### flow/config.mk
export PLATFORM = sky130hd
export DESIGN_NAME = master_ahb
export DESIGN_NICKNAME = master_ahb
export VERILOG_FILES = /design/flow/design.v
export SDC_FILE = /design/flow/constraint.sdc
export NUM_CORES = 4
export LEC_CHECK = 0
export CAP_MARGIN = 0
export CORE_ASPECT_RATIO = 0.9
export CORE_MARGIN = 2
export CORE_UTILIZATION = 71
export CTS_CLUSTER_SIZE = 81
export HOLD_SLACK_MARGIN = 0.29
export PLACE_DENSITY_LB_ADDON = 0.01
export SETUP_SLACK_MARGIN = 0.67
export SLEW_MARGIN = 40
### flow/constraint.sdc
create_clock -name core_clock -period 2.29 [get_ports {clk_master}]
set_input_delay 0.4580 -clock core_clock [delete_from_list [all_inputs] [get_ports {clk_master}]]
set_output_delay 0.4580 -clock core_clock [all_outputs]
set_load 0.01 [all_outputs]
### flow/design.v
`timescale 1ns/1ps
module master_ahb(
  input  logic        clk_master,
  input  logic        rst_master,
  input  logic        HREADY,          
  input  logic [31:0] HRDATA,          
  input  logic [31:0] data_top,
  input  logic        write_top,       
  input  logic [3:0]  beat_length,     
  input  logic        enb,             
  input  logic [31:0] addr_top,
  input  logic        wrap_enb,        
  output logic [31:0] HADDR,
  output logic        HWRITE,
  output logic [2:0]  HSIZE,
  output logic [31:0] HWDATA,
  output logic [2:0]  HBURST,
  output logic [1:0]  HTRANS,
  output logic fifo_empty,
  output logic fifo_full
);
  typedef enum logic [2:0] {
    S_IDLE                = 3'b000,
    S_WRITE_ADDR          = 3'b001,
    S_WRITE_DATA          = 3'b010
  } state_t;
  state_t present_state, next_state;
  logic [31:0] addr_internal;
  logic [3:0]  count;         
  logic [3:0]  wr_ptr;
  logic [3:0]  rd_ptr;
  localparam int MEM_DEPTH = 16;
  logic [31:0] mem [0:MEM_DEPTH-1];
  logic next_HWRITE;
  logic [2:0] next_HSIZE;                
  logic [31:0] next_HWDATA;
  logic [2:0] next_HBURST;
  logic [1:0] next_HTRANS;
  logic [4:0] fifo_count;  
  logic push, pop;
  assign push = write_top && (fifo_count < MEM_DEPTH);
  assign pop  = (present_state == S_WRITE_DATA) && HREADY &&
                (HBURST == 3'b011 || HBURST == 3'b000) && (fifo_count > 0);
  assign fifo_empty = (fifo_count == 0);
  assign fifo_full  = (fifo_count >= MEM_DEPTH-1);  
  always_ff @(posedge clk_master or posedge rst_master) begin
    if (rst_master) begin
      wr_ptr        <= 4'd0;
      rd_ptr        <= 4'd0;
      addr_internal <= 32'h0;
      count         <= 4'd0;
      present_state <= S_IDLE;
      HWRITE        <= 1'b0;
      HSIZE         <= 3'b010;
      HWDATA        <= 32'h0;
      HBURST        <= 3'b000;
      HTRANS        <= 2'b00;
      fifo_count    <= 5'd0;
      for (int i = 0; i < MEM_DEPTH; i = i + 1) mem[i] <= 32'h0;
    end else begin
      if (push) begin
        mem[wr_ptr] <= data_top;
        wr_ptr <= wr_ptr + 1'b1;
      end
      if (pop) begin
        rd_ptr <= rd_ptr + 1'b1;
      end
      if (push && !pop)
        fifo_count <= fifo_count + 1'b1;
      else if (pop && !push)
        fifo_count <= fifo_count - 1'b1;
      present_state <= next_state;
      HWRITE <= next_HWRITE;
      HSIZE  <= next_HSIZE;
      HWDATA <= next_HWDATA;
      HBURST <= next_HBURST;
      HTRANS <= next_HTRANS;
      if (present_state == S_IDLE && next_state == S_WRITE_ADDR) begin
        addr_internal <= addr_top;
        count <= 4'd0;
      end
      if (present_state == S_WRITE_DATA && HREADY) begin
        if (HBURST == 3'b011) begin  
          count <= count + 1'b1;
          if (!wrap_enb) begin
            addr_internal <= addr_internal + 32'h4;
          end else begin
            if (addr_internal[3:0] == 4'hC)  
              addr_internal <= addr_internal - 32'hC;  
            else
              addr_internal <= addr_internal + 32'h4;
          end
        end else if (HBURST == 3'b000) begin  
          count <= 4'd0;  
        end
      end
    end
  end
  always_comb begin
    next_state    = present_state;
    next_HWRITE   = 1'b0;
    next_HSIZE    = 3'b010;
    next_HWDATA   = 32'h0;                 
    next_HBURST   = 3'b000;
    next_HTRANS   = 2'b00;
    case (present_state)
      S_IDLE: begin
        if (enb && HREADY && (fifo_count > 0)) begin
          if (beat_length == 1 && !wrap_enb) begin
            next_HWRITE = 1'b1;
            next_HBURST = 3'b000;  
            next_state = S_WRITE_ADDR;
          end else if (beat_length == 4) begin
            next_HWRITE = 1'b1;
            next_HBURST = 3'b011;  
            next_state = S_WRITE_ADDR;
          end
        end
      end
      S_WRITE_ADDR: begin
        next_HWRITE = 1'b1;
        next_HSIZE  = 3'b010;   
        next_HBURST = HBURST;   
        next_HTRANS = 2'b10;    
        next_state = S_WRITE_DATA;
      end
      S_WRITE_DATA: begin
        next_HWRITE = 1'b1;
        next_HSIZE  = 3'b010;
        next_HBURST = HBURST;   
        if (HBURST == 3'b000) begin
          if (fifo_count > 0)
            next_HWDATA = mem[rd_ptr];   
          else
            next_HWDATA = data_top;
          next_HTRANS = 2'b10;
          if (HREADY) next_state = S_IDLE;
        end
        else if (HBURST == 3'b011) begin
          if (fifo_count > 0) begin
            next_HWDATA = mem[rd_ptr];
          end else begin
            next_HWDATA = 32'h0;  
          end
          next_HTRANS = 2'b11;  
          if ((count == 4'd3) && HREADY) next_state = S_IDLE;
        end
      end
      default: next_state = S_IDLE;
    endcase
  end
  assign HADDR = addr_internal;
endmodule
### flow/run.sh
#!/bin/bash
# the make line also repeats each setting of config.mk as NAME=value (left out here)
make -C /OpenROAD-flow-scripts/flow DESIGN_CONFIG=/design/flow/config.mk WORK_HOME=/design/flow/orfs CLKGATE_MAP_FILE= finish
==> Slide: Implementation Results, run 1 <==
Physical Implementation Snapshot

Pwr
  • P_int: 26.5 mW
  • Sequential share of power: 0.464
  • Sequential power: 17.9 mW
  • Clock distribution power: ~10 mW
  • Switch share: 0.315
  • Highest-power group: sequential cells
  • Clock share of power: 0.269
  • Leak: 16.4 nW
  • Sw Pwr: 12.2 mW
  • Combinational share of power: 0.266
  • Max IR drop VDD: between 900 and 1000 uV
  • Comb pwr: just over 10 mW
  • PD cells: approximately 1100 nW/um^2

Synthesis
  • Unique cell types: 76
  • Post-synthesis mux area share: 0.229
  • Post-Synth Simple-Gate Area: 0.0677
  • Main area contributors: dfrtp_1, mux2_2, a22oi_1
  • Cell type with the largest total area: dfrtp_1
  • Post-Syn Instances: between 2k and 2.5k
  • Ys flops: 600
  • Area share of the largest cell type after synthesis: 0.548
  • Main flop type: dfrtp_1
  • AO/OA Area Share: 0.111
  • Count of library flops with an enable pin: 0
  • Syn Std Cell Area: 27,300 um^2
  • Top-count cell post-synth: dfrtp_1
  • Synthesis area per yosys: about 27,000 um^2
  • Synth Area per Inst: roughly 13 um^2
  • Xor/xnor share: 0.00449
  • Post-synthesis async set-or-reset flop share: 1.00
  • # Cells Yosys: approximately 2.2k
  • Synth logic family: multiplexers
  • Ys Warns: 2
  • FA/HA/MAJ Cells, Area Fraction: 0.00714
  • Post-synthesis sequential area ratio: 0.549
  • Post-synth top cells: dfrtp_1, mux2_2, nand2_1, clkbuf_1, a22oi_1

Final timing
  • Fin Clk Skew: 0.0383 ns
  • Slew Limit Fails: 0
  • Min Hold Slack: 0.385 ns
  • Min Tclk post-route: 2.98 ns
  • Period utilization: 1.30
  • Unrepaired setup endpoints after global routing: true
  • Worst setup margin: -0.691 ns
  • Fmax: ~340 MHz
  • Final setup violating endpoints: 233
  • Max transition margin: 0.258
  • Hold Vio Cnt, Final: 0
  • Setup tns final: -32.20 ns
  • Slew @ Worst Pin: around 1.1 ns

Die
  • Chip width: 211 um
  • Starting density of the core: 0.716
  • Row cnt: about 70
  • Core ar.: 38,200 um^2
  • Die Span Y: 190 um
  • Io pins: 181
  • Chip area: 40,100 um^2

Critical path
  • Reg2Reg Launch Point: fifo_count[4]
  • Slowest Stage Delay on Critical Path: 0.54 ns
  • WP buf/inv: 6
  • Worst path cell trace: or4_4 -> or2_4 -> buf_4 -> buf_12 -> buf_6 -> buf_16 -> nor2_4 -> buf_12 -> buf_4 -> a2111oi_2 -> nor2_2
  • Setup crit end kind: flip-flop
  • Critical Path Start: fifo_count[4]
  • Setup Crit Path Kind: reg -> reg
  • Worst reg2reg path depth: 11
  • Reg2reg end: HWDATA[29]
  • Top delay family on crit path: simple AND/OR/NAND/NOR gates
  • Worst Setup EP: HWDATA[29]
  • CP max FO: 6
  • Critical Path RT: 2.75 ns
  • Worst path arrival time: 3.44 ns
  • Critical path's slowest cell: or4_4
  • Critical Path Stages: 11
  • CP Launch Type: flip-flop
  • Reg2reg setup slack: -0.69 ns

Run
  • Tool warnings: between 60 and 70
  • Max Cap Violations: 0

Cells and area
  • Layout Cells excl Fill: around 3k
  • Nets: 2,642
  • Fill cells: 1,097
  • Area Overhead vs Synth: 30.2%

Worst hold path
  • Hold Path Sink: addr_internal[1]
  • Worst hold stages: 3
  • Critical hold path startpoint: addr_top[1]
  • Min-Delay Path Class: in -> reg

Route
  • Via Count: 24.5k
  • Wire length per cell: approximately 38 um
  • Drt via density: 8.01
  • Final routed DRC violation total: 0
  • Antenna-violating nets left: 0
  • DRT Wirelength: 117,000 um
  • 1st-iter DRT viols: 4,953
  • Iteration count of the initial detailed-routing pass: 14

Global route
  • Initial antenna violation count: 13
  • Global-route congestion overflow total: 0
  • Vias in the first global route: 23.8k
  • GRT Util Overall: 0.491
  • First-pass GRT wire length: 145,000 um
  • Largest net degree at the start of global routing: 87

Run status
  • SO Viols: setup timing
  • Status: finished with violations

Placement
  • DPL Wire Length: 53,900 um
  • Cell total after placement: ~2.8k
  • Buffers on Ports: 144
  • GPL Wtd Cong: 0.897

Clocking
  • Clock Path Buffers: 3
  • Clock sinks: 600
  • H-tree depth: 2
  • Clk ins delay skew pair: between 0.6 and 0.7 ns
  • Num CTS Buffers: 58
  • Root buf cell: clkbuf_16
  • TritonCTS clock tree: done
  • Clock transition at path regs: 0.07 ns
## metrics by stage
stage          total power [mW]  utilization  area, um^2  worst slack (ns)
2_1_floorplan              22.9            -       28100             -6.35
3_3_place_gp               24.5        0.821       31400            -0.449
3_5_place_dp               25.5        0.821       31400            -0.506
4_1_cts                    36.2        0.905       34600            -0.448
5_1_grt                    39.5        0.931       35600            -0.782
6_report                   38.6        0.932       35600            -0.691
## per-layer routing
metal / part of all wire / track usage
met1: 0.31 / 0.609
met5: 0.0026 / 0.0135
met2: 0.41 / 0.757
met3: 0.17 / 0.139
met4: 0.11 / 0.326
## area by class of cell
| type | count | area (um^2) | share of cell area |
|---|---|---|---|
| antenna | 8 | 20.0 | 0.000562 |
| tap | 490 | 613 | 0.0172 |
| clock buffer | 84 | 1690 | 0.0475 |
| timing repair buffer | 469 | 5150 | 0.145 |
| multi-input combinational | 1380 | 12700 | 0.357 |
| sequential | 600 | 15000 | 0.422 |
| inverter | 12 | 66.3 | 0.00186 |
| clock inverter | 20 | 299 | 0.00840 |
## timing repair
item | CTS | global route
hold buffers | 1 | 0
gates cloned | 9 | 19
gates resized | 309 | 106
endpoints found under the setup margin | 664 | 814
setup buffers | 60 | 13
hold endpoints to repair | 37 | 0
pin swaps | 33 | 41
==> run 2: changes to the inputs <==
Settings changed: CAP_MARGIN 0 to 20, CELL_PAD_IN_SITES_DETAIL_PLACEMENT set to 0, CELL_PAD_IN_SITES_GLOBAL_PLACEMENT set to 2, CORE_ASPECT_RATIO 0.9 to unset, CORE_UTILIZATION 71 to 21, CTS_CLUSTER_DIAMETER set to 128, CTS_CLUSTER_SIZE 81 to unset, HOLD_SLACK_MARGIN 0.29 to unset, MAX_ROUTING_LAYER set to met5, PLACE_DENSITY_LB_ADDON 0.01 to 0.04, SETUP_SLACK_MARGIN 0.67 to 0.09, SLEW_MARGIN 40 to 15.
Clock period 2.29 ns to 4.74 ns, I/O delays scaled along.
==> run 2 against run 1 <==
The run now finishes clean. Global-route usage is 31 points lower. Via count is 22% lower. Sequential share of layout area is 2.0 points higher. Critical path type is now reg -> out. Critical endpoint is now fifo_empty. Highest routed layer is now met4.
==> Slide: Implementation Results, run 2 <==
Physical Implementation Snapshot

Critical path
  • Critical path's slowest cell: or4_1
  • Reg2reg setup slack: 1.09 ns (+1.78 ns)
  • Reg2reg end: HWDATA[2]
  • Reg2Reg Launch Point: rd_ptr[0]
  • Worst path cell trace: or4_1 -> or2_1 -> buf_4 -> clkinv_2 -> clkdlybuf4s50_1
  • Worst reg2reg path depth: 8 (-3)
  • Critical Path RT: 3.79 ns (+1.04 ns)
  • Worst Setup EP: fifo_empty
  • CP Launch Type: flip-flop
  • Slowest Stage Delay on Critical Path: 0.57 ns (+0.03 ns)
  • Critical Path Start: fifo_count[3]
  • CP max FO: 23 (+17)
  • Top delay family on crit path: buffers and inverters
  • Worst path arrival time: 2.94 ns (-0.50 ns)
  • WP buf/inv: 3 (-3)
  • Critical Path Stages: 5 (-6)
  • Setup Crit Path Kind: reg -> out
  • Setup crit end kind: output port

Final timing
  • Max transition margin: 0.240 (-0.0182)
  • Period utilization: 0.820 (-0.482)
  • Unrepaired setup endpoints after global routing: false
  • Final setup violating endpoints: 0 (-100%)
  • Slew Limit Fails: 0 (unchanged)
  • Fmax: 257 MHz
  • Fin Clk Skew: 0.0174 ns (-0.0209 ns)
  • Worst setup margin: 0.855 ns (+1.55 ns)
  • Slew @ Worst Pin: 1.14 ns (+0.0274 ns)
  • Min Tclk post-route: 3.89 ns
  • Hold Vio Cnt, Final: 0 (unchanged)

Pwr
  • Highest-power group: sequential cells
  • Clock distribution power: 6.29 mW (-40%)
  • Final Power: 18.2 mW (-53%)
  • Combinational share of power: 0.203 (-0.063)
  • Leak: 14.8 nW (-9.3%)
  • Sw Pwr: 4.97 mW (-59%)
  • P_int: 13.2 mW (-50%)
  • Clock share of power: 0.345 (+0.076)
  • Sequential power: 8.22 mW (-54%)
  • PD cells: 536 nW/um^2 (-51%)
  • Switch share: 0.273 (-0.0422)
  • Comb pwr: 3.70 mW (-64%)
  • Max IR drop VDD: 263 uV (-71%)
  • Sequential share of power: 0.451 (-0.013)

Placement
  • Place WS: 0.976 ns (+1.48 ns)
  • Cell total after placement: 3,979 (+40%)
  • GPL Wtd Cong: 0.713 (-20%)
  • DP Area: 31,300 um^2 (-0.33%)
  • DPL Wire Length: 70,800 um (+31%)
  • Buffers on Ports: 144 (unchanged)

Route
  • DRT Wirelength: 117,000 um (-0.39%)
  • Final routed DRC violation total: 0 (unchanged)
  • Drt via density: 4.63 (-42%)
  • Via Count: 19.1k (-22%)
  • Antenna-violating nets left: 0 (unchanged)
  • 1st-iter DRT viols: 1,028 (-79%)
  • Iteration count of the initial detailed-routing pass: 5 (-9)
  • Wire length per cell: 28.3 um (-26%)

Cells and area
  • Layout Cells excl Fill: 4,125 (+35%)
  • Area Overhead vs Synth: 24.3%
  • Utilization after layout: 0.263 (-0.669)
  • Nets: 2,442 (-7.6%)
  • Post-route cell area: 34,000 um^2 (-4.5%)

Global route
  • Largest net degree at the start of global routing: 121 (+39%)
  • GRT Util Overall: 0.176 (-0.315)
  • Global-route congestion overflow total: 0 (unchanged)
  • First-pass GRT wire length: 164,000 um (+13%)
  • Initial antenna violation count: 7 (-6)
  • Vias in the first global route: 20.3k (-14%)

Synthesis
  • Main flop type: dfrtp_1
  • Post-Syn Instances: 2,178 (unchanged)
  • Post-synthesis async set-or-reset flop share: 1.00 (unchanged)
  • # Cells Yosys: 2,178 (unchanged)
  • Post-synth top cells: dfrtp_1, mux2_2, nand2_1, clkbuf_1, a22oi_1
  • Main area contributors: dfrtp_1, mux2_2, a22oi_1
  • Ys Warns: 2 (unchanged)
  • AO/OA Area Share: 0.111 (unchanged)
  • Synthesis area per yosys: 27,300 um^2 (unchanged)
  • Syn Std Cell Area: 27,300 um^2 (unchanged)
  • Count of library flops with an enable pin: 0 (unchanged)
  • Ys flops: 600 (unchanged)
  • Cell type with the largest total area: dfrtp_1
  • Synth logic family: multiplexers
  • Xor/xnor share: 0.00449 (unchanged)
  • FA/HA/MAJ Cells, Area Fraction: 0.00714 (unchanged)
  • Synth Area per Inst: 12.6 um^2 (unchanged)
  • Unique cell types: 76 (unchanged)
  • Post-Synth Simple-Gate Area: 0.0677 (unchanged)
  • Post-synthesis mux area share: 0.229 (unchanged)
  • Top-count cell post-synth: dfrtp_1
  • Area share of the largest cell type after synthesis: 0.548 (unchanged)
  • Post-synthesis sequential area ratio: 0.549 (unchanged)

Run
  • Max Cap Violations: 0 (unchanged)
  • Tool warnings: 68 (+1.5%)

Clocking
  • Clock sinks: 600 (unchanged)
  • TritonCTS clock tree: done
  • Cts hold-fix bufs: 0 (-1)
  • Post-CTS Setup Bufs: 0 (-100%)
  • H-tree depth: 3 (+1)
  • Clk ins delay skew pair: 0.67 ns (about the same)
  • Num CTS Buffers: 82 (+41%)
  • Clock Path Buffers: 3 (unchanged)
  • Cts repair resizes: 0 (-100%)
  • Root buf cell: clkbuf_16
  • Clock transition at path regs: 0.06 ns (about the same)

Die
  • Io pins: 181 (unchanged)
  • Starting density of the core: 0.211 (-0.504)
  • Chip width: 365 um (+73%)
  • Die Span Y: 365 um (+92%)
  • Chip area: 133,000 um^2 (+230%)
  • Row cnt: 132 (+94%)
  • Core ar.: 129,000 um^2 (+240%)

Worst hold path
  • Hold Path Sink: mem[0][24]
  • Min-Delay Path Class: reg -> reg
  • Critical hold path startpoint: mem[0][24]
  • Worst hold stages: 1 (-2)

Run status
  • Status: finished clean
==> run 2: layout make-up <==
class                           instances  area [um^2]
Inverter                               12         50.0
Clock inverter                         14          128
Sequential cell                       600        15000
Clock buffer                          130         2600
Multi-Input combinational cell       1374        11500
Timing Repair Buffer                  251         2460
Antenna cell                            2         5.00
Tap cell                             1742         2180
Fill cell                           13370        95300
==> run 2: per-stage QoR <==
stage / hold slack, ns / TNS [ns]
finish: 0.497 / 0
global route: 0.508 / 0
CTS: 0.500 / 0
detailed placement: 0.487 / 0
global placement: 0.481 / 0
floorplan: 0.468 / -2631.94
==> run 2: layer usage <==
layer,track usage,part of all wire,up-vias
met2,0.288,0.47,348
met3,0.0279,0.034,143
met1,0.240,0.47,10256
met5,0,0,-
li1,-,-,8368
met4,0.0487,0.026,0
==> run 3: changes to the inputs <==
Settings changed: ABC_AREA set to 1, CELL_PAD_IN_SITES_DETAIL_PLACEMENT 0 to unset, CELL_PAD_IN_SITES_GLOBAL_PLACEMENT 2 to 3, CORE_UTILIZATION 21 to 65, CTS_CLUSTER_DIAMETER 128 to unset, CTS_CLUSTER_SIZE set to 84, GPL_ROUTABILITY_DRIVEN set to 0, HOLD_SLACK_MARGIN set to 0.23, MAX_ROUTING_LAYER met5 to unset, PLACE_DENSITY_LB_ADDON 0.04 to unset, SETUP_SLACK_MARGIN 0.09 to 0.38, SLEW_MARGIN 15 to 20.
Clock period 4.74 ns to 5.13 ns, I/O delays scaled along.
==> run 3 against run 2 <==
The flow now stops in global placement without I/O (3_1_place_gp_skip_io). Synthesized cell count increased by 66%. Die area decreased by 66%. Area after synthesis increased by 3.7%.
==> Slide: Implementation Results, run 3 <==
Implementation Results

Die
  • Core ar.: 43,100 um^2 (-67%)
  • Starting density of the core: 0.658 (+0.447)
  • Die Span Y: 213 um (-42%)
  • Chip width: 213 um (-42%)
  • Row cnt: 76 (-42%)
  • Chip area: 45,300 um^2 (-66%)

Synthesis
  • Post-synthesis mux area share: 0 (-0.229)
  • Main flop type: dfrtp_1
  • Ys Warns: 2 (unchanged)
  • Post-Syn Instances: 3,606 (+66%)
  • Post-synth top cells: nand2_1, dfrtp_1, o21ai_0, nor2_1, inv_1
  • Unique cell types: 43 (-43%)
  • FA/HA/MAJ Cells, Area Fraction: 0.00688 (-0.000255)
  • Cell type with the largest total area: dfrtp_1
  • Area share of the largest cell type after synthesis: 0.529 (-0.0196)
  • Count of library flops with an enable pin: 0 (unchanged)
  • Ys flops: 600 (unchanged)
  • Syn Std Cell Area: 28,400 um^2 (+3.7%)
  • Synthesis area per yosys: 28,400 um^2 (+3.7%)
  • Post-synthesis sequential area ratio: 0.530 (-0.0196)
  • AO/OA Area Share: 0.146 (+0.0351)
  • Synth Area per Inst: 7.86 um^2 (-37%)
  • Xor/xnor share: 0.00278 (-0.00170)
  • Main area contributors: dfrtp_1, nand2_1, o21ai_0
  • Post-synthesis async set-or-reset flop share: 1.00 (unchanged)
  • Post-Synth Simple-Gate Area: 0.242 (+0.174)
  • Synth logic family: simple AND/OR/NAND/NOR gates
  • # Cells Yosys: 3,606 (+66%)
  • Top-count cell post-synth: nand2_1

Run status
  • Failed at: global placement without I/O (3_1_place_gp_skip_io)
  • Status: aborted with a tool error
  • Run Error: [ERROR GPL-0301] Utilization 147.714 % exceeds 100%.
==> run 4: changes to the inputs <==
Settings changed: CELL_PAD_IN_SITES_GLOBAL_PLACEMENT 3 to unset, CORE_MARGIN 2 to 5, CORE_UTILIZATION 65 to 40, CTS_CLUSTER_SIZE 84 to unset, HOLD_SLACK_MARGIN 0.23 to 0.05, MIN_ROUTING_LAYER set to met2, PLACE_DENSITY_LB_ADDON set to 0.04, SETUP_SLACK_MARGIN 0.38 to unset, TNS_END_PERCENT set to 85.
Clock period 5.13 ns to 3.79 ns, I/O delays scaled along.
==> run 4 against run 3 <==
The run now finishes clean. Die area rose by 68%. Area after synthesis did not move. Synthesized cell count did not move.
==> Slide: Implementation Results, run 4 <==
Physical Implementation Snapshot

Pwr
  • P_int: 16.2 mW
  • PD cells: about 810 nW/um^2
  • Sw Pwr: 10.6 mW
  • Combinational share of power: 0.340
  • Sequential power: 10.8 mW
  • Highest-power group: sequential cells
  • Clock distribution power: 6.96 mW
  • Switch share: 0.395
  • Max IR drop VDD: 524 uV
  • Leak: approximately 16 nW
  • Comb pwr: slightly above 9 mW
  • Clock share of power: 0.259
  • Sequential share of power: 0.401

Cells and area
  • Nets: 3,815
  • Fill cells: 7,028
  • Gate Area: 11,400 um^2
  • Area Overhead vs Synth: 17.1%
  • Post-route cell area: 33,200 um^2
  • Register area: 15,000 um^2

Clocking
  • Root buf cell: clkbuf_16
  • Clock Path Buffers: 3
  • Clock sinks: 600
  • Clock transition at path regs: 0.06 ns
  • Cts repair resizes: 0
  • TritonCTS clock tree: done
  • Post-CTS Setup Bufs: 0
  • Clk ins delay skew pair: ~0.64 ns
  • Num CTS Buffers: 71
  • H-tree depth: 3
  • Cts hold-fix bufs: 0

Global route
  • Global-route congestion overflow total: 0
  • Initial antenna violation count: 0
  • GRT Util Overall: 0.372
  • Largest net degree at the start of global routing: 113
  • First-pass GRT wire length: 148,000 um
  • Vias in the first global route: 35.8k

Critical path
  • Worst path cell trace: ha_1 -> inv_1 -> nor2_4 -> nor2_1 -> nand2_1 -> nor2_4 -> buf_4 -> nand3_1 -> nand2_1 -> nand2_1 -> a21oi_2
  • Slowest Stage Delay on Critical Path: 0.67 ns
  • WP buf/inv: 2
  • Reg2reg end: HWDATA[16]
  • Critical Path RT: 4.27 ns
  • Worst path arrival time: slightly below 4 ns
  • Top delay family on crit path: simple AND/OR/NAND/NOR gates
  • CP max FO: 21
  • Reg2reg setup slack: approximately 0.33 ns
  • Setup Crit Path Kind: reg -> reg
  • Critical path's most frequent cell: nand2_1
  • Critical path's slowest cell: nor2_4
  • Worst Setup EP: HWDATA[16]
  • Reg2Reg Launch Point: rd_ptr[0]
  • CP Launch Type: flip-flop
  • Critical Path Stages: 11
  • Worst reg2reg path depth: 11
  • Setup crit end kind: flip-flop
  • Critical Path Start: rd_ptr[0]

Die
  • Die Span Y: 276 um (+30%)
  • Chip area: 76,300 um^2 (+68%)
  • Core ar.: 70,100 um^2 (+63%)
  • Row cnt: 97 (+28%)
  • Io pins: 181
  • Starting density of the core: 0.404 (-0.254)
  • Chip width: 276 um (+30%)

Placement
  • DP Area: approximately 30,000 um^2
  • DPL Wire Length: 58,200 um
  • Buffers on Ports: 144

Synthesis
  • Post-synthesis sequential area ratio: 0.530 (unchanged)
  • # Cells Yosys: 3,606 (unchanged)
  • Cell type with the largest total area: dfrtp_1
  • Post-Synth Simple-Gate Area: 0.242 (unchanged)
  • Post-synthesis mux area share: 0 (unchanged)
  • Xor/xnor share: 0.00278 (unchanged)
  • Synth Area per Inst: 7.86 um^2 (unchanged)
  • Unique cell types: 43 (unchanged)
  • Count of library flops with an enable pin: 0 (unchanged)
  • Ys Warns: 2 (unchanged)
  • Main area contributors: dfrtp_1, nand2_1, o21ai_0
  • Main flop type: dfrtp_1
  • Post-Syn Instances: 3,606 (unchanged)
  • Top-count cell post-synth: nand2_1
  • AO/OA Area Share: 0.146 (unchanged)
  • Synth logic family: simple AND/OR/NAND/NOR gates
  • Area share of the largest cell type after synthesis: 0.529 (unchanged)
  • Ys flops: 600 (unchanged)
  • FA/HA/MAJ Cells, Area Fraction: 0.00688 (unchanged)
  • Post-synthesis async set-or-reset flop share: 1.00 (unchanged)
  • Synthesis area per yosys: 28,400 um^2 (unchanged)
  • Syn Std Cell Area: 28,400 um^2 (unchanged)
  • Post-synth top cells: nand2_1, dfrtp_1, o21ai_0, nor2_1, inv_1

Worst hold path
  • Min-Delay Path Class: reg -> reg
  • Critical hold path startpoint: mem[12][27]
  • Worst hold stages: 2
  • Hold Path Sink: mem[12][27]

Final timing
  • Final setup violating endpoints: 0
  • Fin Clk Skew: approximately 0.023 ns
  • Slew @ Worst Pin: 1.24 ns
  • Max transition margin: 0.173
  • Min Tclk post-route: 3.46 ns
  • Fmax: 289 MHz
  • Slew Limit Fails: 0
  • Period utilization: 0.914
  • Setup tns final: 0 ns
  • Unrepaired setup endpoints after global routing: false
  • Hold Vio Cnt, Final: 0

Route
  • Iteration count of the initial detailed-routing pass: 13
  • Antenna-violating nets left: 0
  • Final routed DRC violation total: 0
  • 1st-iter DRT viols: ~6.2k
  • DRT Wirelength: 98,700 um
  • Via Count: 34.4k
  • Wire length per cell: 21.0 um
  • Drt via density: 7.33

Run status
  • Status: finished clean

Run
  • Tool warnings: ~70
  • Max Cap Violations: 0
[run 4: layout make-up]
| type | instances | share of cell area |
|---|---|---|
| Antenna cell | 12 | 0.000904 |
| Sequential cell | 600 | 0.452 |
| Multi-Input combinational cell | 2521 | 0.343 |
| Timing Repair Buffer | 224 | 0.0683 |
| Inverter | 276 | 0.0314 |
| Tap cell | 940 | 0.0354 |
| Clock inverter | 15 | 0.00611 |
| Clock buffer | 107 | 0.0627 |
[run 4: per-layer routing]
| metal | wire (um) | vias to the layer above | share of wire | GRT usage |
|---|---|---|---|---|
| met4 | 8260 | 34 | 0.084 | 0.0698 |
| met5 | 933 | - | 0.0094 | 0.137 |
| met3 | 42300 | 943 | 0.43 | 0.527 |
| li1 | - | 11561 | - | - |
| met1 | 0 | 12367 | 0 | - |
| met2 | 47200 | 9496 | 0.48 | 0.429 |
[run 4: stage by stage]
stage	hold slack, ns	utilization	power, mW	setup slack [ns]	std cells
2_1_floorplan	0.446	-	16.5	-5.15	3608
3_3_place_gp	0.466	0.440	19.3	0.301	4561
3_5_place_dp	0.473	0.440	19.6	0.309	4561
4_1_cts	0.486	0.473	26.4	0.634	4683
5_1_grt	0.500	0.473	28.6	0.255	4683
6_report	0.482	0.473	26.8	0.327	4695
==> run 5: changes to the inputs <==
Settings changed: ABC_AREA 1 to unset, CAP_MARGIN 20 to 0, CELL_PAD_IN_SITES_DETAIL_PLACEMENT set to 0, CORE_MARGIN 5 to 2, CORE_UTILIZATION 40 to 71, CTS_CLUSTER_SIZE set to 15, GPL_ROUTABILITY_DRIVEN 0 to unset, HOLD_SLACK_MARGIN 0.05 to unset, MAX_ROUTING_LAYER set to met5, MIN_ROUTING_LAYER met2 to unset, PLACE_DENSITY_LB_ADDON 0.04 to unset, SETUP_SLACK_MARGIN set to -0.12, SLEW_MARGIN 20 to 30, TNS_END_PERCENT 85 to 100.
Clock period 3.79 ns to 2.38 ns, I/O delays scaled along.
==> run 5 against run 4 <==
Global-route usage up 6.8 points. Via count down 38%. Critical path depth up 1. Design area up 0.39%. Critical endpoint is now fifo_count[4]. Clock skew up 0.0097 ns. Clock power up 33%. Setup slack worse by 0.83 ns. The layout now fails its checks (setup timing). Largest power group unchanged.
==> Slide: Implementation Results, run 5 <==
Physical Implementation Snapshot

Route
  • Iteration count of the initial detailed-routing pass: 6 (-7)
  • Drt via density: 7.16 (-2.3%)
  • Via Count: 21.4k (-38%)
  • DRT Wirelength: 89,000 um (-9.9%)
  • Antenna-violating nets left: 0 (unchanged)
  • Final routed DRC violation total: 0 (unchanged)
  • 1st-iter DRT viols: 2,288 (-63%)
  • Wire length per cell: 29.7 um (+41%)

Critical path
  • Critical path's slowest cell: or4_4
  • Worst path arrival time: 3.41 ns (-0.53 ns)
  • Setup crit end kind: flip-flop
  • Worst path cell trace: or4_4 -> or2_4 -> and3_4 -> inv_2 -> ha_4 -> inv_6 -> fa_2 -> a21o_1 -> a21oi_2 -> xnor2_1 -> nor2_1 -> xor2_1
  • CP max FO: 4 (-81%)
  • Critical Path Stages: 12 (+1)
  • Top delay family on crit path: simple AND/OR/NAND/NOR gates
  • Critical Path Start: fifo_count[4]
  • Critical Path RT: 2.90 ns (-1.37 ns)
  • Setup Crit Path Kind: reg -> reg
  • Worst reg2reg path depth: 12 (+1)
  • Reg2reg setup slack: -0.51 ns (-0.83 ns)
  • WP buf/inv: 2 (unchanged)
  • Reg2Reg Launch Point: fifo_count[4]
  • Slowest Stage Delay on Critical Path: 0.52 ns (-0.15 ns)
  • Reg2reg end: fifo_count[4]
  • Worst Setup EP: fifo_count[4]
  • CP Launch Type: flip-flop

Run status
  • SO Viols: setup timing
  • Status: finished with violations

Placement
  • DPL Wire Length: 55,600 um (-4.5%)
  • GPL Wtd Cong: slightly above 0.9
  • Buffers on Ports: 144 (unchanged)
  • Place WS: -0.480 ns (-0.789 ns)

Pwr
  • Combinational share of power: 0.244 (-0.096)
  • Comb pwr: 8.40 mW (-8.0%)
  • PD cells: 1030 nW/um^2 (+28%)
  • Sw Pwr: 9.77 mW (-7.9%)
  • Leak: 15.4 nW (-2.8%)
  • Max IR drop VDD: 880 uV (+68%)
  • Sequential share of power: 0.487 (+0.086)
  • Highest-power group: sequential cells
  • Sequential power: 16.8 mW (+56%)
  • Clock distribution power: 9.26 mW (+33%)
  • Clock share of power: 0.269 (+0.010)
  • Switch share: 0.284 (-0.111)
  • P_int: 24.7 mW (+52%)

Synthesis
  • Ys Warns: 2 (unchanged)
  • Post-synthesis sequential area ratio: 0.549 (+0.0196)
  • Unique cell types: 76 (+77%)
  • Main area contributors: dfrtp_1, mux2_2, a22oi_1
  • Synthesis area per yosys: 27,300 um^2 (-3.6%)
  • Post-synthesis async set-or-reset flop share: 1.00 (unchanged)
  • Synth Area per Inst: 12.6 um^2 (+60%)
  • Count of library flops with an enable pin: 0 (unchanged)
  • Synth logic family: multiplexers
  • Post-Syn Instances: 2,178 (-40%)
  • AO/OA Area Share: 0.111 (-0.0351)
  • Post-Synth Simple-Gate Area: 0.0677 (-0.174)
  • # Cells Yosys: 2,178 (-40%)
  • Top-count cell post-synth: dfrtp_1
  • Xor/xnor share: 0.00449 (+0.00170)
  • Post-synthesis mux area share: 0.229 (+0.229)
  • Main flop type: dfrtp_1
  • Syn Std Cell Area: 27,300 um^2 (-3.6%)
  • Ys flops: 600 (unchanged)
  • Area share of the largest cell type after synthesis: 0.548 (+0.0196)
  • FA/HA/MAJ Cells, Area Fraction: 0.00714 (+0.000255)
  • Cell type with the largest total area: dfrtp_1
  • Post-synth top cells: dfrtp_1, mux2_2, nand2_1, clkbuf_1, a22oi_1

Final timing
  • Final setup violating endpoints: 31 (+31)
  • Max transition margin: 0.508 (+0.335)
  • Min Tclk post-route: 2.89 ns (-0.576 ns)
  • Unrepaired setup endpoints after global routing: true
  • Slew @ Worst Pin: 0.736 ns (-0.504 ns)
  • Fin Clk Skew: 0.0329 ns (+0.00975 ns)
  • Hold Vio Cnt, Final: 0 (unchanged)
  • Slew Limit Fails: 0 (unchanged)
  • Setup tns final: -2.54 ns (-2.54 ns)
  • Fmax: 346 MHz (+20%)
  • Worst setup margin: -0.507 ns (-0.834 ns)
  • Period utilization: 1.21 (+0.299)

Clocking
  • Clock transition at path regs: 0.06 ns (about the same)
  • Num CTS Buffers: 57 (-20%)
  • TritonCTS clock tree: done
  • H-tree depth: 2 (-1)
  • Root buf cell: clkbuf_16
  • Cts hold-fix bufs: 0 (unchanged)
  • Clock sinks: 600 (unchanged)
  • Clock Path Buffers: 3 (unchanged)
  • Clk ins delay skew pair: 0.63 ns (about the same)

Global route
  • First-pass GRT wire length: 134,000 um (-9.7%)
  • GRT Util Overall: 0.440 (+0.0675)
  • Initial antenna violation count: 2 (+2)
  • Largest net degree at the start of global routing: 91 (-19%)
  • Vias in the first global route: 22.4k (-37%)
  • Global-route congestion overflow total: 0 (unchanged)

Cells and area
  • Area Overhead vs Synth: 21.9%
  • Gate Area: 11,700 um^2 (+2.6%)
  • Nets: 2,555 (-33%)
  • Register area: 15,000 um^2 (about the same)
  • Fill cells: 1,662 (-76%)
  • Utilization after layout: 0.883 (+0.410)

Die
  • Starting density of the core: 0.724 (+0.320)
  • Row cnt: 71 (-27%)
  • Io pins: 181 (unchanged)
  • Chip area: 40,100 um^2 (-47%)
  • Die Span Y: 200 um (-28%)
  • Chip width: 200 um (-28%)
  • Core ar.: 37,800 um^2 (-46%)

Worst hold path
  • Min-Delay Path Class: in -> async

Run
  • Tool warnings: 69 (-2.8%)
  • Max Cap Violations: 0 (unchanged)
-- run 5: per-stage QoR --
stage	cells	total power, mW	instance area, um^2	hold WS [ns]
after floorplan	2180	21.8	27400	0.468
after global placement	2874	23.5	31200	0.481
after detailed placement	2874	24.5	31200	0.487
after CTS	2981	33.9	33100	0.379
after global routing	2991	35.7	33300	0.399
final	2993	34.4	33300	0.388
-- run 5: timing repair --
action,in CTS,in global routing
setup endpoints to repair,10,24
hold endpoints to repair,0,0
setup buffers,2,9
pin swaps,5,15
gates resized,16,29
cloned,0,1
-- run 5: metal layers --
metal / up-vias / global-route usage / wire length [um]
met5: - / 0 / 0
met4: 0 / 0.270 / 6160
met3: 466 / 0.102 / 10000
met2: 1585 / 0.688 / 41200
met1: 10819 / 0.563 / 31600
li1: 8556 / - / -
-- run 5: area by class of cell --
type                    count  share of cell area
diodes                      2            0.000150
clock buffers              96              0.0529
clock inverters             9             0.00394
inverters                  12             0.00199
multi-input cells        1374               0.350
flip-flops and latches    600               0.451
well taps                 511              0.0192
repair buffers            389               0.121
==> run 6: changes to the inputs <==
Settings changed: CAP_MARGIN 0 to 20, CELL_PAD_IN_SITES_DETAIL_PLACEMENT 0 to unset, CTS_CLUSTER_DIAMETER set to 365, CTS_CLUSTER_SIZE 15 to unset, MAX_ROUTING_LAYER met5 to unset, SETUP_SLACK_MARGIN -0.12 to unset, SLEW_MARGIN 30 to 20, TNS_END_PERCENT 100 to unset.
Clock period 2.38 ns to 3.62 ns, I/O delays scaled along.
==> run 6 against run 5 <==
Now clean on timing, DRC and antenna. Worst hold slack improved by 0.11 ns. Synthesized cell count unchanged. Utilization decreased by 4.4 points. Global-route usage decreased by 3.2 points. Area after synthesis unchanged. Critical path type is now reg -> out.
==> Slide: Implementation Results, run 6 <==
Physical Implementation Snapshot

Synthesis
  • Xor/xnor share: 0.00449 (unchanged)
  • Cell type with the largest total area: dfrtp_1
  • Count of library flops with an enable pin: 0 (unchanged)
  • Post-Synth Simple-Gate Area: 0.0677 (unchanged)
  • Top-count cell post-synth: dfrtp_1
  • Unique cell types: 76 (unchanged)
  • Area share of the largest cell type after synthesis: 0.548 (unchanged)
  • Syn Std Cell Area: 27,300 um^2 (unchanged)
  • Synth logic family: multiplexers
  • AO/OA Area Share: 0.111 (unchanged)
  • Synth Area per Inst: 12.6 um^2 (unchanged)
  • Post-synthesis async set-or-reset flop share: 1.00 (unchanged)
  • Main area contributors: dfrtp_1, mux2_2, a22oi_1
  • Post-synth top cells: dfrtp_1, mux2_2, nand2_1, clkbuf_1, a22oi_1
  • FA/HA/MAJ Cells, Area Fraction: 0.00714 (unchanged)
  • Post-synthesis sequential area ratio: 0.549 (unchanged)
  • Ys flops: 600 (unchanged)
  • Ys Warns: 2 (unchanged)
  • Synthesis area per yosys: 27,300 um^2 (unchanged)
  • # Cells Yosys: 2,178 (unchanged)
  • Main flop type: dfrtp_1
  • Post-Syn Instances: 2,178 (unchanged)
  • Post-synthesis mux area share: 0.229 (unchanged)

Critical path
  • Worst Setup EP: fifo_empty
  • WP buf/inv: 2 (unchanged)
  • Setup crit end kind: output port
  • Slowest Stage Delay on Critical Path: 0.56 ns (+0.04 ns)
  • Top delay family on crit path: simple AND/OR/NAND/NOR gates
  • Setup Crit Path Kind: reg -> out
  • Critical Path RT: 2.90 ns (about the same)
  • Reg2reg setup slack: 0.50 ns (+1.01 ns)
  • Worst path arrival time: 2.52 ns (-0.89 ns)
  • CP Launch Type: flip-flop
  • Critical Path Start: fifo_count[3]
  • Worst reg2reg path depth: 12 (unchanged)
  • Worst path cell trace: or4_1 -> or2_1 -> clkinv_2 -> clkdlybuf4s50_1
  • Critical path's slowest cell: or4_1
  • CP max FO: 4 (unchanged)
  • Reg2Reg Launch Point: fifo_count[3]
  • Reg2reg end: fifo_count[4]
  • Critical Path Stages: 4 (-8)

Route
  • Wire length per cell: 28.2 um (-5.1%)
  • Met1 wire length: 29,800 um (-5.9%)
  • DRT Wirelength: 80,700 um (-9.4%)
  • Metal3 WL: 8070 um (-19%)
  • Final routed DRC violation total: 0 (unchanged)
  • Iteration count of the initial detailed-routing pass: 5 (-1)
  • 1st-iter DRT viols: 1,712 (-25%)
  • Drt via density: 7.04 (-1.7%)
  • Via Count: 20.1k (-6.1%)
  • Highest metal used: met4
  • Metal2 WL: 37,600 um (-8.7%)
  • Antenna-violating nets left: 0 (unchanged)

Cells and area
  • Nets: 2,421 (-5.2%)
  • Gate Area: 11,500 um^2 (-1.3%)
  • Area Overhead vs Synth: 15.8%
  • Layout Cells excl Fill: 2,857 (-4.5%)
  • Fill cells: 1,996 (+20%)
  • Register area: 15,000 um^2 (about the same)

Global route
  • First-pass GRT wire length: 124,000 um (-7.2%)
  • Largest net degree at the start of global routing: 96 (+5.5%)
  • GRT Util Overall: 0.408 (-0.0319)
  • Vias in the first global route: 21.0k (-6.4%)
  • Initial antenna violation count: 0 (-2)
  • Global-route congestion overflow total: 0 (unchanged)

Pwr
  • Combinational share of power: 0.222 (-0.022)
  • Comb pwr: 4.83 mW (-42%)
  • Highest-power group: sequential cells
  • Sw Pwr: 5.98 mW (-39%)
  • Clock share of power: 0.275 (+0.006)
  • Max IR drop VDD: 562 uV (-36%)
  • Switch share: 0.276 (-0.00800)
  • P_int: 15.7 mW (-36%)
  • PD cells: 686 nW/um^2 (-34%)
  • Leak: 14.4 nW (-6.0%)
  • Sequential share of power: 0.503 (+0.016)
  • Clock distribution power: 5.96 mW (-36%)
  • Sequential power: 10.9 mW (-35%)

Die
  • Io pins: 181 (unchanged)
  • Chip width: 200 um (unchanged)
  • Row cnt: 71 (unchanged)
  • Die Span Y: 200 um (unchanged)
  • Starting density of the core: 0.724 (unchanged)
  • Chip area: 40,100 um^2 (unchanged)
  • Core ar.: 37,800 um^2 (unchanged)

Clocking
  • Clock Path Buffers: 3 (unchanged)
  • Clock transition at path regs: 0.06 ns (about the same)
  • Num CTS Buffers: 59 (+3.5%)
  • Cts repair resizes: 0 (-16)
  • Clk ins delay skew pair: 0.63 ns (about the same)
  • TritonCTS clock tree: done
  • Post-CTS Setup Bufs: 0 (-2)
  • Clock sinks: 600 (unchanged)
  • Root buf cell: clkbuf_16
  • Cts hold-fix bufs: 0 (unchanged)
  • H-tree depth: 2 (unchanged)

Final timing
  • Slew Limit Fails: 0 (unchanged)
  • Hold Vio Cnt, Final: 0 (unchanged)
  • Fmax: about 300 MHz
  • Slew @ Worst Pin: 1.05 ns (+0.316 ns)
  • Min Tclk post-route: 3.24 ns
  • Worst setup margin: 0.375 ns (+0.882 ns)
  • Fin Clk Skew: 0.0213 ns (-0.0116 ns)
  • Final setup violating endpoints: 0 (-100%)
  • Unrepaired setup endpoints after global routing: false
  • Max transition margin: 0.299 (-0.209)
  • Period utilization: 0.896 (-0.317)

Worst hold path
  • Min-Delay Path Class: reg -> reg
  • Critical hold path startpoint: mem[0][10]
  • Worst hold stages: 1
  • Hold Path Sink: mem[0][10]

Placement
  • Place WS: 0.360 ns (+0.840 ns)
  • Cell total after placement: 2,750 (-4.3%)
  • Buffers on Ports: 144 (unchanged)
  • GPL Wtd Cong: 0.904 (-1.4%)
  • DPL Wire Length: 48,100 um (-13%)

Run
  • Max Cap Violations: 0 (unchanged)
  • Tool warnings: 67 (-2.9%)

Run status
  • Status: finished clean
[run 6: metal layers]
layer | up-vias | global-route usage
li1 | 8296 | -
met1 | 10238 | 0.527
met2 | 1242 | 0.642
met3 | 334 | 0.0885
met4 | 0 | 0.239
met5 | - | 0
[run 6: layout make-up]
cell class,instances,area share
flip-flops and latches,600,0.475
multi-input cells,1374,0.364
repair buffers,253,0.0801
clock buffers,86,0.0549
well taps,511,0.0202
clock inverters,19,0.00415
inverters,12,0.00158
diodes,2,0.000158
[run 6: stage by stage]
step                utilization  cell area, um^2  hold WS, ns  TNS [ns]  power (mW)
CTS                       0.838            31600        0.502         0        21.7
finish                    0.838            31700        0.500         0        21.7
floorplan                     -            27400        0.468  -3169.54        14.3
detailed placement        0.789            29800        0.487         0        15.7
global placement          0.789            29800        0.481         0        15.1
global route              0.838            31600        0.512         0        22.7
==> run 7: changes to the inputs <==
Settings changed: CELL_PAD_IN_SITES_DETAIL_PLACEMENT set to 0, CORE_UTILIZATION 71 to 66, CTS_CLUSTER_DIAMETER 365 to unset, MAX_ROUTING_LAYER set to met5, SETUP_SLACK_MARGIN set to 0.06, SLEW_MARGIN 20 to 30, TNS_END_PERCENT set to 100.
Clock period 3.62 ns to 2.93 ns, I/O delays scaled along.
==> run 7 against run 6 <==
Global-route usage is 1.7 points lower. Count of clock-buffer cells in the layout is 3 lower. Area after synthesis stayed put. Sequential power is 23% higher. Register-to-register slack worse by 0.36 ns. Sequential share of layout area is 0.95 points lower. Die area is 7.4% higher. Design area is 2.0% higher. Clock skew is 0.0054 ns higher. Utilization is 4.7 points lower. Combinational power is 28% higher. Sequential cell count stayed put. Critical path type unchanged. Critical endpoint unchanged. Highest routed layer unchanged.
==> Slide: Implementation Results, run 7 <==
Physical Implementation Snapshot

Route
  • Number of diodes: 0 (-2)
  • DRT Wirelength: 83,400 um (+3.4%)
  • Wire length per cell: 28.6 um (+1.4%)
  • Final routed DRC violation total: 0 (unchanged)
  • 1st-iter DRT viols: 2,168 (+27%)
  • Antenna-violating nets left: 0 (unchanged)
  • Iteration count of the initial detailed-routing pass: 9 (+4)
  • Via Count: 20.0k (-0.75%)
  • Drt via density: 6.85 (-2.7%)

Final timing
  • Fmax: roughly 360 MHz
  • Slew @ Worst Pin: 0.921 ns (-0.130 ns)
  • Slew Limit Fails: 0 (unchanged)
  • Period utilization: 0.956 (+0.0591)
  • Unrepaired setup endpoints after global routing: true
  • Hold Vio Cnt, Final: 0 (unchanged)
  • Worst setup margin: 0.130 ns (-0.245 ns)
  • Final setup violating endpoints: 0 (unchanged)
  • Max transition margin: 0.386 (+0.0870)
  • Min Tclk post-route: ~2.8 ns
  • Fin Clk Skew: 0.0267 ns (+0.00536 ns)

Synthesis
  • Ys flops: 600 (unchanged)
  • Cell type with the largest total area: dfrtp_1
  • Top-count cell post-synth: dfrtp_1
  • Main area contributors: dfrtp_1, mux2_2, a22oi_1
  • Main flop type: dfrtp_1
  • Synthesis area per yosys: 27,300 um^2 (unchanged)
  • Post-synthesis mux area share: 0.229 (unchanged)
  • Count of library flops with an enable pin: 0 (unchanged)
  • Unique cell types: 76 (unchanged)
  • Synth Area per Inst: 12.6 um^2 (unchanged)
  • Post-Synth Simple-Gate Area: 0.0677 (unchanged)
  • Post-synthesis async set-or-reset flop share: 1.00 (unchanged)
  • AO/OA Area Share: 0.111 (unchanged)
  • Post-synthesis sequential area ratio: 0.549 (unchanged)
  • Post-Syn Instances: 2,178 (unchanged)
  • # Cells Yosys: 2,178 (unchanged)
  • Xor/xnor share: 0.00449 (unchanged)
  • Syn Std Cell Area: 27,300 um^2 (unchanged)
  • Area share of the largest cell type after synthesis: 0.548 (unchanged)
  • Synth logic family: multiplexers
  • FA/HA/MAJ Cells, Area Fraction: 0.00714 (unchanged)
  • Ys Warns: 2 (unchanged)
  • Post-synth top cells: dfrtp_1, mux2_2, nand2_1, clkbuf_1, a22oi_1

Placement
  • DP Area: 30,100 um^2 (+1.1%)
  • Cell total after placement: 2,796 (+1.7%)
  • DPL Wire Length: 50,200 um (+4.4%)
  • Place WS: 0.00623 ns (-0.354 ns)
  • GPL Wtd Cong: 0.862 (-4.7%)
  • Buffers on Ports: 144 (unchanged)

Die
  • Chip width: 208 um (+3.6%)
  • Io pins: 181 (unchanged)
  • Core ar.: 40,800 um^2 (+8.1%)
  • Chip area: 43,100 um^2 (+7.4%)
  • Die Span Y: 208 um (+3.6%)
  • Row cnt: 74 (+4.2%)
  • Starting density of the core: 0.670 (-0.0546)

Pwr
  • Comb pwr: 6.17 mW (+28%)
  • Clock distribution power: 7.95 mW (+33%)
  • Switch share: 0.273 (-0.00314)
  • Combinational share of power: 0.224 (+0.002)
  • PD cells: 853 nW/um^2 (+24%)
  • Highest-power group: sequential cells
  • Sequential share of power: 0.488 (-0.015)
  • Sequential power: 13.4 mW (+23%)
  • Leak: 14.8 nW (+2.4%)
  • Clock share of power: 0.288 (+0.013)
  • Sw Pwr: 7.51 mW (+26%)
  • Max IR drop VDD: 773 uV (+38%)
  • Final Power: 27.6 mW (+27%)
  • P_int: 20.0 mW (+28%)

Cells and area
  • Nets: 2,458 (+1.5%)
  • Layout Cells excl Fill: 2,915 (+2.0%)
  • Area Overhead vs Synth: 18.1%
  • Post-route cell area: 32,300 um^2 (+2.0%)
  • Fill cells: 2,439 (+22%)

Global route
  • GRT Util Overall: 0.391 (-0.0170)
  • Vias in the first global route: 20.2k (-3.7%)
  • Global-route congestion overflow total: 0 (unchanged)
  • Largest net degree at the start of global routing: 108 (+13%)
  • Initial antenna violation count: 0 (unchanged)
  • First-pass GRT wire length: 127,000 um (+2.0%)

Clocking
  • Clock transition at path regs: 0.06 ns (about the same)
  • Clock Path Buffers: 3 (unchanged)
  • Root buf cell: clkbuf_16
  • Clock sinks: 600 (unchanged)
  • Num CTS Buffers: 61 (+3.4%)
  • TritonCTS clock tree: done
  • H-tree depth: 2 (unchanged)
  • Cts hold-fix bufs: 0 (unchanged)
  • Clk ins delay skew pair: 0.64 ns (about the same)

Critical path
  • Top delay family on crit path: simple AND/OR/NAND/NOR gates
  • CP max FO: 3 (-1)
  • Critical Path Stages: 5 (+1)
  • Reg2reg end: fifo_count[4]
  • Worst Setup EP: fifo_empty
  • Worst reg2reg path depth: 12 (unchanged)
  • Setup crit end kind: output port
  • Critical path's slowest cell: or4_4
  • Worst path cell trace: or4_4 -> or2_4 -> buf_12 -> clkinv_2 -> clkdlybuf4s15_2
  • Slowest Stage Delay on Critical Path: 0.53 ns (-0.03 ns)
  • Worst path arrival time: 2.21 ns (-0.31 ns)
  • Critical Path RT: 2.34 ns (-0.56 ns)
  • Setup Crit Path Kind: reg -> out
  • Reg2reg setup slack: 0.14 ns (-0.36 ns)
  • CP Launch Type: flip-flop
  • WP buf/inv: 3 (+1)
  • Critical Path Start: fifo_count[0]
  • Reg2Reg Launch Point: fifo_count[0]

Run
  • Max Cap Violations: 0 (unchanged)
  • Tool warnings: 70 (+4.5%)

Worst hold path
  • Min-Delay Path Class: in -> async

Run status
  • Status: finished clean
==> run 7: per-layer routing <==
metal,share of wire,global-route usage,vias up
met2,0.46,0.608,1121
met5,0,0.00667,-
met3,0.11,0.0868,286
met4,0.052,0.188,0
met1,0.38,0.526,10176
li1,-,-,8376
==> run 7: final cells by class <==
| type | count | area [um^2] | area share |
|---|---|---|---|
| Sequential cell | 600 | 15000 | 0.465 |
| Multi-Input combinational cell | 1374 | 11600 | 0.358 |
| Timing Repair Buffer | 288 | 2950 | 0.0913 |
| Clock buffer | 83 | 1730 | 0.0536 |
| Tap cell | 532 | 666 | 0.0206 |
| Clock inverter | 26 | 318 | 0.00984 |
| Inverter | 12 | 52.6 | 0.00163 |
==> run 7: per-stage QoR <==
stage               utilization  setup TNS (ns)  hold WS [ns]
finish                    0.791               0         0.378
global route              0.791               0         0.402
CTS                       0.790               0         0.367
detailed placement        0.737               0         0.487
global placement          0.737               0         0.481
floorplan                     -        -3500.74         0.468
==> run 7: repair_timing <==
action | in CTS | in global routing
resized | 9 | 3
cloned | 1 | 0
pin swaps | 1 | 9
setup endpoints to repair | 2 | 2
buffers inserted | 4 | 5
==> run 8: changes to the inputs <==
Settings changed: CAP_MARGIN 20 to 0, CELL_PAD_IN_SITES_DETAIL_PLACEMENT 0 to unset, CORE_ASPECT_RATIO set to 0.9, CORE_UTILIZATION 66 to 71, CTS_CLUSTER_SIZE set to 13, MAX_ROUTING_LAYER met5 to unset, SETUP_SLACK_MARGIN 0.06 to -0.13, SLEW_MARGIN 30 to 40, TNS_END_PERCENT 100 to unset.
Clock period 2.93 ns to 2.36 ns, I/O delays scaled along.
==> run 8 against run 7 <==
The layout now fails its checks (setup timing). Highest routed layer unchanged. Sequential share of layout area decreased by 1.3 points. Largest power group unchanged. Wire length increased by 5.4%. Non-clock buffer count increased by 97. Worst hold slack improved by 0.0045 ns.
==> Slide: Implementation Results, run 8 <==
Physical Implementation Snapshot

Cells and area
  • Utilization after layout: 0.869 (+0.0780)
  • Nets: 2,552 (+3.8%)
  • Area Overhead vs Synth: 21.4%
  • Post-route cell area: 33,200 um^2 (+2.8%)
  • Layout Cells excl Fill: 2,965 (+1.7%)

Critical path
  • Worst path cell trace: or4_4 -> or2_4 -> buf_4 -> clkinv_2 -> buf_2
  • Worst Setup EP: fifo_empty
  • Reg2reg setup slack: -0.36 ns (-0.50 ns)
  • Slowest Stage Delay on Critical Path: 0.54 ns (about the same)
  • WP buf/inv: 3 (unchanged)
  • Critical Path RT: 1.89 ns (-0.45 ns)
  • Critical Path Start: fifo_count[3]
  • Critical Path Stages: 5 (unchanged)
  • CP max FO: 23 (+20)
  • Reg2Reg Launch Point: fifo_count[3]
  • Worst path arrival time: 2.30 ns (+0.09 ns)
  • CP Launch Type: flip-flop
  • Critical path's slowest cell: or4_4
  • Setup Crit Path Kind: reg -> out
  • Top delay family on crit path: simple AND/OR/NAND/NOR gates
  • Reg2reg end: fifo_count[4]
  • Worst reg2reg path depth: 12 (unchanged)
  • Setup crit end kind: output port

Synthesis
  • FA/HA/MAJ Cells, Area Fraction: 0.00714 (unchanged)
  • Cell type with the largest total area: dfrtp_1
  • Count of library flops with an enable pin: 0 (unchanged)
  • Area share of the largest cell type after synthesis: 0.548 (unchanged)
  • Post-synth top cells: dfrtp_1, mux2_2, nand2_1, clkbuf_1, a22oi_1
  • Synthesis area per yosys: 27,300 um^2 (unchanged)
  • Unique cell types: 76 (unchanged)
  • # Cells Yosys: 2,178 (unchanged)
  • AO/OA Area Share: 0.111 (unchanged)
  • Post-Syn Instances: 2,178 (unchanged)
  • Xor/xnor share: 0.00449 (unchanged)
  • Post-synthesis sequential area ratio: 0.549 (unchanged)
  • Ys Warns: 2 (unchanged)
  • Top-count cell post-synth: dfrtp_1
  • Synth logic family: multiplexers
  • Syn Std Cell Area: 27,300 um^2 (unchanged)
  • Post-synthesis mux area share: 0.229 (unchanged)
  • Post-synthesis async set-or-reset flop share: 1.00 (unchanged)
  • Synth Area per Inst: 12.6 um^2 (unchanged)
  • Ys flops: 600 (unchanged)
  • Main area contributors: dfrtp_1, mux2_2, a22oi_1
  • Main flop type: dfrtp_1
  • Post-Synth Simple-Gate Area: 0.0677 (unchanged)

Final timing
  • Hold Vio Cnt, Final: 0 (unchanged)
  • Slew @ Worst Pin: 0.762 ns (-0.159 ns)
  • Fmax: 361 MHz
  • Fin Clk Skew: 0.0123 ns (-0.0143 ns)
  • Unrepaired setup endpoints after global routing: true
  • Setup tns final: -3.74 ns (-3.74 ns)
  • Slew Limit Fails: 0 (unchanged)
  • Period utilization: 1.17 (+0.219)
  • Min Tclk post-route: 2.77 ns
  • Final setup violating endpoints: 41 (+41)
  • Worst setup margin: -0.412 ns (-0.543 ns)
  • Max transition margin: 0.490 (+0.104)

Placement
  • DP Area: 31,000 um^2 (+3.0%)
  • Cell total after placement: 2,851 (+2.0%)
  • Buffers on Ports: 144 (unchanged)
  • GPL Wtd Cong: 0.879 (+2.0%)
  • DPL Wire Length: 55,300 um (+10%)

Route
  • Iteration count of the initial detailed-routing pass: 6 (-3)
  • 1st-iter DRT viols: 2,835 (+31%)
  • Wire length per cell: 29.7 um (+3.6%)
  • DRT Wirelength: 88,000 um (+5.4%)
  • Final routed DRC violation total: 0 (unchanged)
  • Drt via density: 7.10 (+3.6%)
  • Antenna-violating nets left: 0 (unchanged)
  • Number of diodes: 0 (unchanged)
  • Via Count: 21.0k (+5.4%)

Pwr
  • Sequential share of power: 0.487 (about the same)
  • Highest-power group: sequential cells
  • Combinational share of power: 0.235 (+0.011)
  • Clock share of power: 0.278 (-0.010)
  • Final Power: 34.6 mW (+26%)
  • Comb pwr: 8.14 mW (+32%)
  • Clock distribution power: 9.61 mW (+21%)
  • Max IR drop VDD: 1180 uV (+52%)
  • Leak: 15.3 nW (+3.6%)
  • Sw Pwr: 9.68 mW (+29%)
  • Sequential power: 16.8 mW (+25%)
  • Switch share: 0.280 (+0.00730)
  • P_int: 24.9 mW (+24%)
  • PD cells: 1040 nW/um^2 (+22%)

Clocking
  • Cts hold-fix bufs: 0 (unchanged)
  • TritonCTS clock tree: done
  • Clock transition at path regs: 0.06 ns (about the same)
  • Clk ins delay skew pair: 0.62 ns (-0.02 ns)
  • Num CTS Buffers: 58 (-4.9%)
  • H-tree depth: 2 (unchanged)
  • Clock sinks: 600 (unchanged)
  • Root buf cell: clkbuf_16
  • Clock Path Buffers: 3 (unchanged)

Die
  • Die Span Y: 190 um (-8.4%)
  • Chip area: 40,100 um^2 (-6.9%)
  • Io pins: 181 (unchanged)
  • Row cnt: 68 (-8.1%)
  • Starting density of the core: 0.716 (+0.0461)
  • Core ar.: 38,200 um^2 (-6.4%)
  • Chip width: 211 um (+1.6%)

Global route
  • GRT Util Overall: 0.448 (+0.0577)
  • First-pass GRT wire length: 134,000 um (+5.4%)
  • Initial antenna violation count: 0 (unchanged)
  • Vias in the first global route: 22.0k (+8.8%)
  • Global-route congestion overflow total: 0 (unchanged)
  • Largest net degree at the start of global routing: 60 (-44%)

Run
  • Tool warnings: 69 (-1.4%)
  • Max Cap Violations: 0 (unchanged)

Worst hold path
  • Min-Delay Path Class: in -> async

Run status
  • SO Viols: setup timing
  • Status: finished with violations
## run 8: through the flow
stage	hold WS (ns)	setup slack [ns]
6_report	0.383	-0.412
5_1_grt	0.402	-0.451
4_1_cts	0.369	-0.391
3_5_place_dp	0.487	-0.396
3_3_place_gp	0.481	-0.323
2_1_floorplan	0.468	-6.29
## run 8: metal layers
metal / vias to the layer above / track usage / wire, um
met1: 10732 / 0.609 / 33300
met4: 0 / 0.244 / 4750
met5: - / 0 / 0
met2: 1359 / 0.694 / 40400
met3: 371 / 0.0837 / 9500
li1: 8576 / - / -
## run 8: what timing repair did
item / in CTS / in global routing
endpoints found under the setup margin: 19 / 32
setup buffers: 1 / 10
pin swaps: 10 / 7
gates resized: 24 / 20
## run 8: cell type report
class | instances | area, um^2
clock buffer | 94 | 1870
multi-input combinational | 1374 | 11700
tap | 490 | 613
clock inverter | 10 | 103
inverter | 12 | 55.1
sequential | 600 | 15000
fill | 1847 | 5000
timing repair buffer | 385 | 3840
==> run 9: changes to the inputs <==
Settings changed: HOLD_SLACK_MARGIN set to 0.29.
Clock period 2.36 ns to 2.29 ns, I/O delays scaled along.
==> run 9 against run 8 <==
Total power grew 2.7%. Clock skew increased by 0.0087 ns. Critical endpoint is now fifo_count[4]. Worst hold slack worse by 0.093 ns. Combinational power grew 4.4%. Largest cell class unchanged. Still fails the layout checks on setup timing. First-iteration DRC count decreased by 9.5%. Area after synthesis is the same. Clock power increased by 0.9%. Register-to-register slack lost 0.04 ns. Setup slack improved by 0.012 ns. Synthesized cell count did not move. Count of clock-buffer cells in the layout down 8. Wire length is 0.76% lower. Largest power group unchanged.
==> Slide: Implementation Results, run 9 <==
Physical Implementation Snapshot

Cells and area
  • Fill cells: 1,792 (-3.0%)
  • Area Overhead vs Synth: 22.2%
  • Nets: 2,561 (+0.35%)
  • Layout Cells excl Fill: 2,972 (+0.24%)

Synthesis
  • Ys Warns: 2 (unchanged)
  • Main area contributors: dfrtp_1, mux2_2, a22oi_1
  • Cell type with the largest total area: dfrtp_1
  • Post-synth top cells: dfrtp_1, mux2_2, nand2_1, clkbuf_1, a22oi_1
  • Top-count cell post-synth: dfrtp_1
  • AO/OA Area Share: 0.111 (unchanged)
  • # Cells Yosys: 2,178 (unchanged)
  • Synthesis area per yosys: 27,300 um^2 (unchanged)
  • Unique cell types: 76 (unchanged)
  • Post-synthesis sequential area ratio: 0.549 (unchanged)
  • Post-synthesis async set-or-reset flop share: 1.00 (unchanged)
  • Area share of the largest cell type after synthesis: 0.548 (unchanged)
  • Main flop type: dfrtp_1
  • Xor/xnor share: 0.00449 (unchanged)
  • Synth logic family: multiplexers
  • Synth Area per Inst: 12.6 um^2 (unchanged)
  • Ys flops: 600 (unchanged)
  • Syn Std Cell Area: 27,300 um^2 (unchanged)
  • Post-synthesis mux area share: 0.229 (unchanged)
  • Post-Syn Instances: 2,178 (unchanged)
  • FA/HA/MAJ Cells, Area Fraction: 0.00714 (unchanged)
  • Post-Synth Simple-Gate Area: 0.0677 (unchanged)

Final timing
  • Final setup violating endpoints: 39 (-4.9%)
  • Min Tclk post-route: 2.69 ns
  • Max transition margin: 0.565 (+0.0750)
  • Slew @ Worst Pin: 0.650 ns (-0.112 ns)
  • Hold Vio Cnt, Final: 0 (unchanged)
  • Fmax: 372 MHz
  • Slew Limit Fails: 0 (unchanged)
  • Min Hold Slack: 0.290 ns (-0.0926 ns)
  • Worst setup margin: -0.400 ns (+0.0122 ns)
  • Period utilization: 1.17 (about the same)

Pwr
  • PD cells: 1060 nW/um^2 (+2.1%)
  • Leak: 15.4 nW (+0.60%)
  • Clock share of power: 0.273 (-0.005)
  • Sequential power: 17.3 mW (+3%)
  • Highest-power group: sequential cells
  • Combinational share of power: 0.239 (+0.004)
  • Clock distribution power: 9.70 mW (+0.9%)
  • P_int: 25.6 mW (+2.7%)
  • Comb pwr: 8.50 mW (+4.4%)
  • Switch share: 0.280 (about the same)
  • Max IR drop VDD: 1060 uV (-10%)

Critical path
  • Critical Path RT: 2.81 ns (+0.92 ns)
  • Critical Path Stages: 12 (+7)
  • Setup crit end kind: flip-flop
  • Critical path's slowest cell: or4_4
  • Worst Setup EP: fifo_count[4]
  • Critical Path Start: fifo_count[4]
  • CP max FO: 3 (-87%)
  • CP Launch Type: flip-flop
  • Slowest Stage Delay on Critical Path: 0.52 ns (-0.02 ns)
  • Reg2Reg Launch Point: fifo_count[4]
  • Worst reg2reg path depth: 12 (unchanged)
  • Worst path arrival time: 3.21 ns (+0.91 ns)
  • WP buf/inv: 2 (-1)
  • Worst path cell trace: or4_4 -> or2_4 -> and3_4 -> inv_4 -> ha_4 -> inv_4 -> fa_2 -> a21o_1 -> a21oi_2 -> xnor2_1 -> nor2_1 -> xor2_1
  • Setup Crit Path Kind: reg -> reg
  • Reg2reg setup slack: -0.40 ns (-0.04 ns)

Placement
  • DPL Wire Length: 54,100 um (-2.2%)
  • Buffers on Ports: 144 (unchanged)
  • GPL Wtd Cong: 0.897 (+2.1%)
  • Cell total after placement: 2,856 (+0.18%)
  • DP Area: 31,200 um^2 (+0.46%)

Clocking
  • Clock Path Buffers: 3 (unchanged)
  • Clock transition at path regs: 0.06 ns (about the same)
  • H-tree depth: 2 (unchanged)
  • Clk ins delay skew pair: 0.63 ns (about the same)
  • Num CTS Buffers: 58 (unchanged)
  • Root buf cell: clkbuf_16
  • TritonCTS clock tree: done
  • Clock sinks: 600 (unchanged)

Run status
  • SO Viols: setup timing
  • Status: finished with violations

Route
  • Final routed DRC violation total: 0 (unchanged)
  • Wire length per cell: 29.4 um (-1.0%)
  • DRT Wirelength: 87,300 um (-0.76%)
  • Antenna-violating nets left: 0 (unchanged)
  • Drt via density: 7.12 (+0.34%)
  • Iteration count of the initial detailed-routing pass: 6 (unchanged)
  • Via Count: 21.2k (+0.58%)
  • 1st-iter DRT viols: 2,565 (-9.5%)

Global route
  • First-pass GRT wire length: 131,000 um (-1.7%)
  • Largest net degree at the start of global routing: 103 (+72%)
  • GRT Util Overall: 0.441 (-0.00758)
  • Initial antenna violation count: 0 (unchanged)
  • Global-route congestion overflow total: 0 (unchanged)

Die
  • Die Span Y: 190 um (unchanged)
  • Core ar.: 38,200 um^2 (unchanged)
  • Io pins: 181 (unchanged)
  • Chip width: 211 um (unchanged)
  • Row cnt: 68 (unchanged)
  • Chip area: 40,100 um^2 (unchanged)
  • Starting density of the core: 0.716 (unchanged)

Run
  • Tool warnings: 72 (+4.3%)
  • Max Cap Violations: 0 (unchanged)

Worst hold path
  • Min-Delay Path Class: in -> async
-- run 9: per-stage QoR --
stage / worst slack (ns) / total power [mW] / TNS, ns / utilization
2_1_floorplan: -6.35 / 22.6 / -3809.27 / -
3_3_place_gp: -0.446 / 24.4 / -62.33 / 0.816
3_5_place_dp: -0.543 / 25.3 / -84.12 / 0.816
4_1_cts: -0.407 / 35.2 / -4.10 / 0.870
5_1_grt: -0.478 / 37.0 / -7.78 / 0.874
6_report: -0.400 / 35.5 / -3.74 / 0.875
-- run 9: repair_timing --
item / 4_1_cts / 5_1_grt
buffers inserted: 5 / 10
gates cloned: 1 / 0
hold buffers: 0 / 0
endpoints found under the setup margin: 37 / 36
resized: 28 / 31
pin swaps: 14 / 16
-- run 9: area by class of cell --
type	count	area, um^2	share of cell area
diodes	1	2.50	0.0000749
multi-input cells	1374	11700	0.350
clock buffers	86	1750	0.0523
inverters	12	66.3	0.00198
repair buffers	394	4100	0.123
well taps	490	613	0.0184
clock inverters	15	173	0.00517
flip-flops and latches	600	15000	0.450
-- run 9: layer usage --
metal,vias to the layer above,wire length (um),track usage
met5,-,0,0
met4,0,5290,0.248
met3,407,10300,0.108
met2,1414,39900,0.677
met1,10747,31800,0.582
li1,8591,-,-
Power and IR drop assume default switching activity.
